==> flow/design.v (excerpt) <==
module rv32_core (
  input logic clk,
  input logic rst_n,
  output logic [31:0] imem_addr,
  input logic [31:0] imem_rdata,
  output logic dmem_valid,
  output logic dmem_we,
  output logic [31:0] dmem_addr,
  output logic [31:0] dmem_wdata,
  output logic [3:0] dmem_wstrb,
  input logic dmem_ready,
  input logic [31:0] dmem_rdata,
  output logic mmio_we,
  output logic [31:0] mmio_addr,
  output logic [31:0] mmio_wdata,
  input logic [31:0] mmio_rdata
);
  logic [31:0] pc_q, pc_d;
  logic [31:0] if_pc4;
  logic [31:0] if_instr;
  logic ifid_valid_q, ifid_valid_d;
  logic [31:0] ifid_pc_q, ifid_pc_d;
  logic [31:0] ifid_instr_q, ifid_instr_d;
  rv32_pkg::idex_t idex_q;
  rv32_pkg::idex_t idex_d;
  rv32_pkg::exmem_t exmem_q;
  rv32_pkg::exmem_t exmem_d;
  rv32_pkg::memwb_t memwb_q;
  rv32_pkg::memwb_t memwb_d;
  logic [4:0] rs1, rs2, rd;
  logic [31:0] rs1_val, rs2_val;
  logic dec_regwrite, dec_memread, dec_memwrite;
  logic [1:0] dec_mem_size;
  logic dec_mem_sign;
  rv32_pkg::wb_sel_e dec_wb_sel;
  rv32_pkg::alu_op_e dec_alu_op;
  logic dec_alu_src_imm;
  logic dec_is_branch, dec_is_jal, dec_is_jalr;
  logic [2:0] dec_br_funct3;
  logic [31:0] dec_imm;
  logic stall_if, stall_id;
  logic flush_ifid, flush_idex;
  logic [1:0] fwd_a_sel, fwd_b_sel;  
  logic [31:0] ex_op_a, ex_op_b, ex_op_b_raw;
  logic [31:0] alu_y;
  logic took_branch;
  logic [31:0] br_target;
  logic [31:0] pc_next_seq;
  logic [31:0] wb_data;
  assign imem_addr = pc_q;
  assign if_instr = imem_rdata;
  assign if_pc4 = pc_q + 32'd4;
  assign pc_next_seq = if_pc4;
  assign rs1 = ifid_instr_q[19:15];
  assign rs2 = ifid_instr_q[24:20];
  assign rd = ifid_instr_q[11:7];
  ...
Settings: LEC_CHECK=0, CAP_MARGIN=20, CORE_MARGIN=2, CORE_UTILIZATION=40, PLACE_DENSITY=0.6, SLEW_MARGIN=20; clock period 7.63 ns.
run.sh (not shown) runs the stock make flow with config.mk's settings and CLKGATE_MAP_FILE=.
The starting point finished clean.
Edit:
- CORE_UTILIZATION: 40 -> 72
- CTS_CLUSTER_DIAMETER: unset -> 91
- CTS_CLUSTER_SIZE: unset -> 33
- PLACE_DENSITY: 0.6 -> 0.42
- SETUP_SLACK_MARGIN: unset -> -0.19
- SLEW_MARGIN: 20 -> 35
- TNS_END_PERCENT: unset -> 100
- clock period: 7.63 -> 4.32 ns (I/O delays scaled with it)
Effect: The new run did not get past 4_1_cts; synthesized area stays the same; die size is lower by 44%; synthesized cell count stays the same.
Edit:
- ABC_AREA: unset -> 1
- CAP_MARGIN: 20 -> 40
- CTS_CLUSTER_DIAMETER: 91 -> 95
- CTS_CLUSTER_SIZE: 33 -> 10
- HOLD_SLACK_MARGIN: unset -> 0.28
- PLACE_DENSITY: 0.42 -> unset
- PLACE_DENSITY_LB_ADDON: unset -> 0.0
- SETUP_SLACK_MARGIN: -0.19 -> 0.59
- SLEW_MARGIN: 35 -> 20
- TNS_END_PERCENT: 100 -> unset
- clock period: 4.32 -> 2.02 ns (I/O delays scaled with it)
Effect:
- With this change the flow never finished: it broke off in 5_1_grt
- area after synthesis rose by 3.7%
- die area rose by 3.7%
- synthesized cell count rose by about 55%
Edit:
- ABC_AREA: 1 -> unset
- CAP_MARGIN: 40 -> 20
- CELL_PAD_IN_SITES_GLOBAL_PLACEMENT: unset -> 1
- CORE_ASPECT_RATIO: unset -> 1.51
- CORE_UTILIZATION: 72 -> 24
- CTS_CLUSTER_DIAMETER: 95 -> 100
- CTS_CLUSTER_SIZE: 10 -> unset
- GPL_ROUTABILITY_DRIVEN: unset -> 1
- HOLD_SLACK_MARGIN: 0.28 -> unset
- PLACE_DENSITY: unset -> 0.88
- PLACE_DENSITY_LB_ADDON: 0.0 -> unset
- SETUP_SLACK_MARGIN: 0.59 -> unset
- SLEW_MARGIN: 20 -> 35
- TNS_END_PERCENT: unset -> 85
- clock period: 2.02 -> 8.66 ns (I/O delays scaled with it)
After rerunning: The new run finished clean; area after synthesis came out lower by 3.6%; die size rises to 2.9 times its value; synthesized cell count came out lower by 36%.
Edit:
- CELL_PAD_IN_SITES_GLOBAL_PLACEMENT: 1 -> 3
- CORE_ASPECT_RATIO: 1.51 -> 0.86
- CTS_CLUSTER_DIAMETER: 100 -> 112
- HOLD_SLACK_MARGIN: unset -> 0.08
- MIN_ROUTING_LAYER: unset -> met1
- SETUP_SLACK_MARGIN: unset -> 2.25
Result: Wire length came out lower by 7.4%. Cell count came out higher by 1.3%. Via count came out lower by 1.8%. Global-route usage came out lower by 1.9 points. Die area hardly moves. Setup slack improved by 1.3 ns. Non-clock buffer count came out higher by 32. Clock-buffer cell count came out higher by 41.

========
## north
Starting RTL as in the previous note.
==> flow/config.mk <==
export PLATFORM = sky130hd
export DESIGN_NAME = rv32_core
export DESIGN_NICKNAME = rv32_core
export VERILOG_FILES = /design/flow/design.v
export SDC_FILE = /design/flow/constraint.sdc
export NUM_CORES = 4
export LEC_CHECK = 0
export CAP_MARGIN = 20
export CORE_MARGIN = 2
export CORE_UTILIZATION = 40
export PLACE_DENSITY = 0.6
export SETUP_SLACK_MARGIN = 0.98
export SLEW_MARGIN = 20
==> flow/constraint.sdc <==
create_clock -name core_clock -period 7.63 [get_ports {clk}]
set_input_delay 1.5260 -clock core_clock [delete_from_list [all_inputs] [get_ports {clk}]]
set_output_delay 1.5260 -clock core_clock [all_outputs]
set_load 0.01 [all_outputs]
north was carried through to the last stage, and its layout satisfied the timing, design-rule and antenna checks.
The inputs of south differ from those of north as listed below.
-- flow/config.mk --
<<< north, line 9
export CORE_MARGIN = 2
export CORE_UTILIZATION = 40
export PLACE_DENSITY = 0.6
export SETUP_SLACK_MARGIN = 0.98
export SLEW_MARGIN = 20
>>> south, line 9
export CORE_MARGIN = 2
export CORE_UTILIZATION = 58
export CTS_CLUSTER_SIZE = 40
export SETUP_SLACK_MARGIN = -0.16
export SLEW_MARGIN = 20
==> flow/constraint.sdc <==
create_clock -name core_clock -period 4.97 [get_ports {clk}]
set_input_delay 0.9940 -clock core_clock [delete_from_list [all_inputs] [get_ports {clk}]]
set_output_delay 0.9940 -clock core_clock [all_outputs]
set_load 0.01 [all_outputs]
## What came out
[south] flow finished | final checks: failed | reasons: negative setup slack. For the portion of the clock cycle consumed by the worst path in the final layout, south came in 22 points higher than north did. On flop-to-flop setup slack, south does worse than north. Number of non-clock buffers in the layout: south > north. Compared with north, south shows a max-slew headroom at the worst pin that is 1.8 points lower. Non-clock inverter total of the final layout: south lower than north. south ended with less post-layout minimum cycle time than north. Of the two candidates, north has the better leakage power figure and south the worse one. Switching power total, south and north, higher one = south. south and north ended up with nearly the same area taken by flip-flops and latches. Total internal power (higher): south.
### south -> east
-- flow/config.mk --
<<< south, line 7
export LEC_CHECK = 0
export CAP_MARGIN = 20
export CORE_MARGIN = 2
export CORE_UTILIZATION = 58
export CTS_CLUSTER_SIZE = 40
export SETUP_SLACK_MARGIN = -0.16
export SLEW_MARGIN = 20
>>> east, line 7
export LEC_CHECK = 0
export ABC_AREA = 1
export CAP_MARGIN = 0
export CORE_ASPECT_RATIO = 1.41
export CORE_MARGIN = 2
export CORE_UTILIZATION = 72
export CTS_CLUSTER_DIAMETER = 95
export CTS_CLUSTER_SIZE = 10
export PLACE_DENSITY_LB_ADDON = 0.0
export SETUP_SLACK_MARGIN = 0.59
export SLEW_MARGIN = 20
==> flow/constraint.sdc <==
create_clock -name core_clock -period 2.02 [get_ports {clk}]
set_input_delay 0.4040 -clock core_clock [delete_from_list [all_inputs] [get_ports {clk}]]
set_output_delay 0.4040 -clock core_clock [all_outputs]
set_load 0.01 [all_outputs]
### Flow results
Of south and east, only east fails to reach the end of the flow. STATUS run=south STAGES=ALL_DONE FINAL_CHECKS=FAILED CAUSE=negative setup slack. east reports its dominant non-sequential cell family after synthesis as AND-OR/OR-AND gates while south reports multiplexers. Worst setup timing slack at the placement stage: east < south. The die area in east sits about 16% below the value recorded for south. The run showing the greater number of CTS-inserted buffers is east. Delta (east minus south): count of different cell masters after synthesis went down about 40%, number of buffers on the longest clock path held.
No activity file was given, so power comes from the tool's default toggle rates.
